## battleship
module battleship(
input wire clk,
input wire rst,  
input wire ARDUINO_A0,    
input wire ARDUINO_A1,    
input wire ARDUINO_A2,    
input wire ARDUINO_A3,    
output reg ARDUINO_IO0,   
output reg ARDUINO_IO1,   
output reg ARDUINO_IO2,   
output reg ARDUINO_IO6,   
output reg ARDUINO_IO7,   
output reg ARDUINO_IO8,   
output reg ARDUINO_IO9,   
output reg ARDUINO_IO10,  
output reg ARDUINO_IO11,  
output reg ARDUINO_A4,  
output reg ARDUINO_A5,  
output reg PMOD1_D0_P,  
output reg PMOD1_D0_N,  
output reg PMOD1_D1_P,  
output reg PMOD1_D1_N,  
output reg PMOD1_D2_P,  
output reg PMOD1_D2_N,  
output reg PMOD2_D0_P,  
output reg PMOD2_D0_N,  
output reg PMOD2_D1_P,  
output reg PMOD2_D2_P,  
output reg PMOD2_D2_N,  
output reg PMOD2_D3_P,  
output reg ARDUINO_IO3,   
output reg ARDUINO_IO4,   
output reg ARDUINO_IO5    
);
Size: roughly 190 flip-flops, ~9600 um^2 of cells after synthesis.
clock: 5.0 ns
lec_check: 0
cap_margin: 20
cell_pad_in_sites_global_placement: 2
core_margin: 2
core_utilization: 40
cts_cluster_diameter: 359
cts_cluster_size: 98
place_density: 0.4
slew_margin: 20
run.sh (not shown) runs the stock make flow with config.mk's settings and CLKGATE_MAP_FILE=.
==> next run, changes <==
CELL_PAD_IN_SITES_GLOBAL_PLACEMENT = not set   (was 2)
CORE_ASPECT_RATIO = 1.86   (was not set)
CORE_UTILIZATION = 65   (was 40)
CTS_CLUSTER_DIAMETER = not set   (was 359)
CTS_CLUSTER_SIZE = not set   (was 98)
PLACE_DENSITY = not set   (was 0.4)
SLEW_MARGIN = 40   (was 20)
What happened: Synthesized area does not change; total power came out higher by about 0.55%; worst hold slack is better by 0.0099 ns; die size came out lower by about 37%; sequential share of layout area came out higher by 0.52 points; worst setup slack is better by 0.39 ns; fmax came out higher by about 10%; first-iteration DRC count came out lower by 22%; synthesized cell count is unchanged.


battleship again, from the RTL that the note above started with.
==> flow/design.v (excerpt) <==
module battleship(
input wire clk,
input wire rst,  
input wire ARDUINO_A0,    
input wire ARDUINO_A1,    
input wire ARDUINO_A2,    
input wire ARDUINO_A3,    
output reg ARDUINO_IO0,   
output reg ARDUINO_IO1,   
output reg ARDUINO_IO2,   
output reg ARDUINO_IO6,   
output reg ARDUINO_IO7,   
output reg ARDUINO_IO8,   
output reg ARDUINO_IO9,   
output reg ARDUINO_IO10,  
output reg ARDUINO_IO11,  
output reg ARDUINO_A4,  
output reg ARDUINO_A5,  
output reg PMOD1_D0_P,  
output reg PMOD1_D0_N,  
output reg PMOD1_D1_P,  
output reg PMOD1_D1_N,  
output reg PMOD1_D2_P,  
output reg PMOD1_D2_N,  
output reg PMOD2_D0_P,  
output reg PMOD2_D0_N,  
output reg PMOD2_D1_P,  
output reg PMOD2_D2_P,  
output reg PMOD2_D2_N,  
output reg PMOD2_D3_P,  
output reg ARDUINO_IO3,   
output reg ARDUINO_IO4,   
output reg ARDUINO_IO5    
);
reg makeBoards;
reg make2DArray;
reg [7:0] playerOneBoard [0:2][0:2];     
reg [1:0] a;  
reg [1:0] b;  
reg [7:0] playerOneSHIPSBoard [0:2][0:2];  
reg [1:0] c;  
reg [1:0] d;  
reg [2:0] numShipsP1;
reg [2:0] hitsP1;
reg [7:0] playerTwoBoard [0:2][0:2];  
reg [1:0] e;  
reg [1:0] f;  
  ...
==> flow/config.mk <==
export PLATFORM = sky130hd
export DESIGN_NAME = battleship
export DESIGN_NICKNAME = battleship
export VERILOG_FILES = /design/flow/design.v
export SDC_FILE = /design/flow/constraint.sdc
export NUM_CORES = 4
export LEC_CHECK = 0
export ABC_AREA = 1
export CAP_MARGIN = 20
export CORE_MARGIN = 2
export CORE_UTILIZATION = 72
export CTS_CLUSTER_DIAMETER = 361
export CTS_CLUSTER_SIZE = 36
export MAX_ROUTING_LAYER = met4
export PLACE_DENSITY_LB_ADDON = 0.16
export SLEW_MARGIN = 20
==> flow/constraint.sdc <==
create_clock -name core_clock -period 3.92 [get_ports {clk}]
set_input_delay 0.7840 -clock core_clock [delete_from_list [all_inputs] [get_ports {clk}]]
set_output_delay 0.7840 -clock core_clock [all_outputs]
set_load 0.01 [all_outputs]
Rerun with:
Settings changed: CORE_UTILIZATION 72 to 64, CTS_CLUSTER_DIAMETER 361 to not set, CTS_CLUSTER_SIZE 36 to not set, MAX_ROUTING_LAYER met4 to not set, PLACE_DENSITY_LB_ADDON 0.16 to not set.
Clock period 3.92 ns to 2.91 ns, I/O delays scaled along.
This time the run ran to the end with violations: negative setup slack.
Worst setup slack gets worse by 0.48 ns.
Synthesized cell count stays the same.
Count of clock-buffer cells in the layout stays the same.
Area after synthesis does not change.
Non-clock buffer count grows by 46.
Wire length grows by 1.3%.
Maximum frequency grows by 18%.
Rerun with:
Settings changed: ABC_AREA 1 to not set, CORE_UTILIZATION 64 to 29.
Clock period 2.91 ns to 7.92 ns, I/O delays scaled along.
Outcome: With this change the flow produced a clean layout. Final area goes down by 9.7%. Utilization fell by 43 points. Hold slack is better by 0.0082 ns. Worst setup slack improves by 3.6 ns. Clock skew grows by 0.0039 ns. Clock power drops by 64%. First-iteration DRC count fell by 6.7%. Synthesized area is lower by 7.1%. Critical path depth decreases by 2. Sequential power shrinks by 64%. Final cell count goes down by 11%.
Rerun with:
Settings changed: CORE_UTILIZATION 29 to 72, HOLD_SLACK_MARGIN set to -0.1.
Clock period 7.92 ns to 3.43 ns, I/O delays scaled along.
This time the run finished with negative setup slack left.
Die area came out lower by 59%.
Flip-flop count stays the same.
Final area came out higher by 0.61%.
Routed wire length barely changes.
Power came out higher by 130%.
Utilization came out higher by 50 points.
Global-route usage came out higher by 19 points.
Clock skew hardly moves.
Via count came out higher by 5.1%.
Rerun with:
Settings changed: CORE_UTILIZATION 72 to 69, HOLD_SLACK_MARGIN -0.1 to not set.
Clock period 3.43 ns to 3.41 ns, I/O delays scaled along.
What happened:
- The changed run completed without violations
- count of clock-buffer cells in the layout came out higher by 1
- power goes down by 2.9%
- global-route usage drops by 0.85 points
- non-clock buffer count is higher by 1
- utilization fell by 4.3 points
- final area falls by 0.54%
- clock skew barely changes
- clock power drops by about 7%
- die area came out higher by 4.2%
- fmax came out higher by 6.0%
- register-to-register slack gets better by 0.18 ns
Power figures rest on the tool's default switching activity, not on a simulated workload.
